==> job 7634: inputs <==
==> flow/design.v (excerpt) <==
module System(
	clk,
	rst,
	mbed,
	select,
	GreenBlueServoOut,
	RedServoOut,
	BinRecycleServoOut,
	RedBlueServoOut,
	GreenOtherServoOut,
	dispenseBlueLED,
	dispenseComplete,
	dispenseGreenLED,
	dispenseRedLED,
	mainState,
	mbedOutput,
	results,
	sortBlueLED,
	sortComplete,
	sortGreenLED,
	sortRedLED
);
==> flow/config.mk <==
export PLATFORM = sky130hd
export DESIGN_NAME = System
export DESIGN_NICKNAME = System
export VERILOG_FILES = /design/flow/design.v
export SDC_FILE = /design/flow/constraint.sdc
export NUM_CORES = 4
export LEC_CHECK = 0
export ABC_AREA = 1
export CAP_MARGIN = 20
export CORE_MARGIN = 2
export CORE_UTILIZATION = 72
export CTS_CLUSTER_DIAMETER = 396
export SETUP_SLACK_MARGIN = 0.36
export SLEW_MARGIN = 20
==> flow/constraint.sdc <==
create_clock -name core_clock -period 3.25 [get_ports {clk}]
set_input_delay 0.6500 -clock core_clock [delete_from_list [all_inputs] [get_ports {clk}]]
set_output_delay 0.6500 -clock core_clock [all_outputs]
set_load 0.01 [all_outputs]
run.sh (not shown) runs the stock make flow with config.mk's settings and CLKGATE_MAP_FILE=.
==> inputs of job 1624, as changes to job 7634 <==
Settings changed: CTS_CLUSTER_DIAMETER 396 to default, SETUP_SLACK_MARGIN 0.36 to default.
==> flow/constraint.sdc (replaced) <==
create_clock -name core_clock -period 5.27 [get_ports {clk}]
set_input_delay 1.0540 -clock core_clock [delete_from_list [all_inputs] [get_ports {clk}]]
set_output_delay 1.0540 -clock core_clock [all_outputs]
set_load 0.01 [all_outputs]
==> results <==
| quantity | job 7634 | job 1624 |
|---|---|---|
| Status | no timing/DRC/antenna violations | no timing/DRC/antenna violations |
| Final-layout clock buffer total | 59 | 60 |
| FF-to-FF End | b2v_GreenBlueServo.RCServo_position[3] | b2v_inst2.positionRedBlue[7] |
| Maximum number of pins on one net before global-route repair | 87 | 145 |
| Critical register-to-register path startpoint | b2v_GreenBlueServo.PulseCount[0] | b2v_inst2.start |
| Share of the final layout cell area in sequential cells | 0.3892 | 0.3906 |
| Setup slack of the critical path after layout | 0.4595 ns | 1.346 ns |
| Final standard cell count with taps included and fillers excluded | 2963 | 2954 |
| Worst-path fanout max | 13 | 19 |
| Combinational gate power | 0.000716 W | 0.000432 W |
| Sum of net half-perimeters after detailed placement | 27.63 mm | 26.91 mm |
| Worst stage delay on the critical path | 0.56 ns | 0.76 ns |
| Tot GR Track Use | 0.2961 | 0.2933 |
| Non-clock buffer contribution to total cell area | 0.02165 | 0.01757 |
| Req. time, crit path | 2.60 ns | 4.22 ns |
| Total Nets Final | 2683 | 2676 |
| Seq pwr | 0.00514 W | 0.00317 W |
| Aggregate routed wire length | 40.27 mm | 39.99 mm |

==> inputs of 07-12 <==
System again, from the RTL that the note above started with.
Design System, start of the top module:
module System(
	clk,
	rst,
	mbed,
	select,
	GreenBlueServoOut,
	RedServoOut,
	BinRecycleServoOut,
	RedBlueServoOut,
	GreenOtherServoOut,
	dispenseBlueLED,
	dispenseComplete,
	dispenseGreenLED,
	dispenseRedLED,
	mainState,
	mbedOutput,
	results,
	sortBlueLED,
	sortComplete,
	sortGreenLED,
	sortRedLED
);
clock: 3.31 ns
lec_check: 0
cap_margin: 15
core_margin: 2
core_utilization: 38
cts_cluster_size: 18
gpl_routability_driven: 1
place_density_lb_addon: 0.24
setup_slack_margin: -0.2
slew_margin: 20
tns_end_percent: 90
==> 07-03: changes against 07-12 <==
==> flow/config.mk (replaced) <==
export PLATFORM = sky130hd
export DESIGN_NAME = System
export DESIGN_NICKNAME = System
export VERILOG_FILES = /design/flow/design.v
export SDC_FILE = /design/flow/constraint.sdc
export NUM_CORES = 4
export LEC_CHECK = 0
export CAP_MARGIN = 20
export CORE_MARGIN = 2
export CORE_UTILIZATION = 44
export CTS_CLUSTER_DIAMETER = 41
export CTS_CLUSTER_SIZE = 53
export GPL_TIMING_DRIVEN = 0
export SETUP_SLACK_MARGIN = 0.84
export SLEW_MARGIN = 20
==> flow/constraint.sdc (replaced) <==
create_clock -name core_clock -period 5.91 [get_ports {clk}]
set_input_delay 1.1820 -clock core_clock [delete_from_list [all_inputs] [get_ports {clk}]]
set_output_delay 1.1820 -clock core_clock [all_outputs]
set_load 0.01 [all_outputs]
==> 04-28: changes against 07-12 <==
==> flow/config.mk (replaced) <==
export PLATFORM = sky130hd
export DESIGN_NAME = System
export DESIGN_NICKNAME = System
export VERILOG_FILES = /design/flow/design.v
export SDC_FILE = /design/flow/constraint.sdc
export NUM_CORES = 4
export LEC_CHECK = 0
export CAP_MARGIN = 20
export CORE_MARGIN = 2
export CORE_UTILIZATION = 72
export HOLD_SLACK_MARGIN = -0.08
export SETUP_SLACK_MARGIN = 0.77
export SLEW_MARGIN = 20
==> flow/constraint.sdc (replaced) <==
create_clock -name core_clock -period 3.16 [get_ports {clk}]
set_input_delay 0.6320 -clock core_clock [delete_from_list [all_inputs] [get_ports {clk}]]
set_output_delay 0.6320 -clock core_clock [all_outputs]
set_load 0.01 [all_outputs]
==> 01-16: changes against 07-12 <==
==> flow/config.mk (replaced) <==
export PLATFORM = sky130hd
export DESIGN_NAME = System
export DESIGN_NICKNAME = System
export VERILOG_FILES = /design/flow/design.v
export SDC_FILE = /design/flow/constraint.sdc
export NUM_CORES = 4
export LEC_CHECK = 0
export CAP_MARGIN = 20
export CORE_MARGIN = 2
export CORE_UTILIZATION = 71
export CTS_CLUSTER_SIZE = 25
export SLEW_MARGIN = 20
==> flow/constraint.sdc (replaced) <==
create_clock -name core_clock -period 3.16 [get_ports {clk}]
set_input_delay 0.6320 -clock core_clock [delete_from_list [all_inputs] [get_ports {clk}]]
set_output_delay 0.6320 -clock core_clock [all_outputs]
set_load 0.01 [all_outputs]
==> qor.txt <==
Outcome -> no timing/DRC/antenna violations
Die Wd -> 219 um
Area post-placement -> 0.0185 mm2
Clock power frac -> 47.5%
Nonclk buf count -> 55
CP delay by family, top -> buffers and inverters
Largest net degree at the start of global routing -> 73
Clock group -> 4.99 mW
CP Data Required Time -> 2.65 ns
Buffers plus inverters on the worst setup path -> 3
Buffering overhead -> 2.61%
Post-Place Worst Slack -> 0.125 ns
Critical Path Source -> select[0]
Most frequent CP cell -> clkdlybuf4s50_1
Switching share of power -> 22.0%
-- figures above: 07-12

==> qor.txt <==
Most frequent CP cell -> clkdlybuf4s50_1
CP delay by family, top -> buffers and inverters
Io pins -> 34
Post-Place Worst Slack -> 0.0521 ns
Outcome -> no timing/DRC/antenna violations
Nonclk buf count -> 57
Critical Path Source -> select[0]
Clock power frac -> 47.1%
Synth top cells by count -> dfxtp_1, nor2_1, nand2_1
Die Wd -> 161 um
# placed instances -> 2309
Buffers plus inverters on the worst setup path -> 3
Core Rows -> 57
Largest net degree at the start of global routing -> 59
Biggest Area Class -> logic gates
Area post-placement -> 0.0182 mm2
-- figures above: 01-16

==> qor.txt <==
Outcome -> no timing/DRC/antenna violations
Post-Place Worst Slack -> 1.56 ns
Switching share of power -> 25.8%
Critical Path Source -> select[0]
Largest net degree at the start of global routing -> 18
CP delay by family, top -> buffers and inverters
CP Data Required Time -> 4.73 ns
Clock group -> 3.62 mW
Die Wd -> 204 um
Nonclk buf count -> 111
Area post-placement -> 0.0185 mm2
Buffering overhead -> 3.14%
-- figures above: 07-03

==> qor.txt <==
Critical Path Source -> mbed[2]
Area post-placement -> 0.0182 mm2
Nonclk buf count -> 62
Buffering overhead -> 2.93%
Cells after synthesis -> 2009
Post-Place Worst Slack -> 0.170 ns
CP Data Required Time -> 3.62 ns
Clock power frac -> 46.0%
Die Wd -> 160 um
Clock group -> 4.96 mW
Largest net degree at the start of global routing -> 52
Buffers plus inverters on the worst setup path -> 1
Switching share of power -> 22.3%
Outcome -> no timing/DRC/antenna violations
CTS tree -> built
-- figures above: 04-28

No activity file was given, so power comes from the tool's default toggle rates.
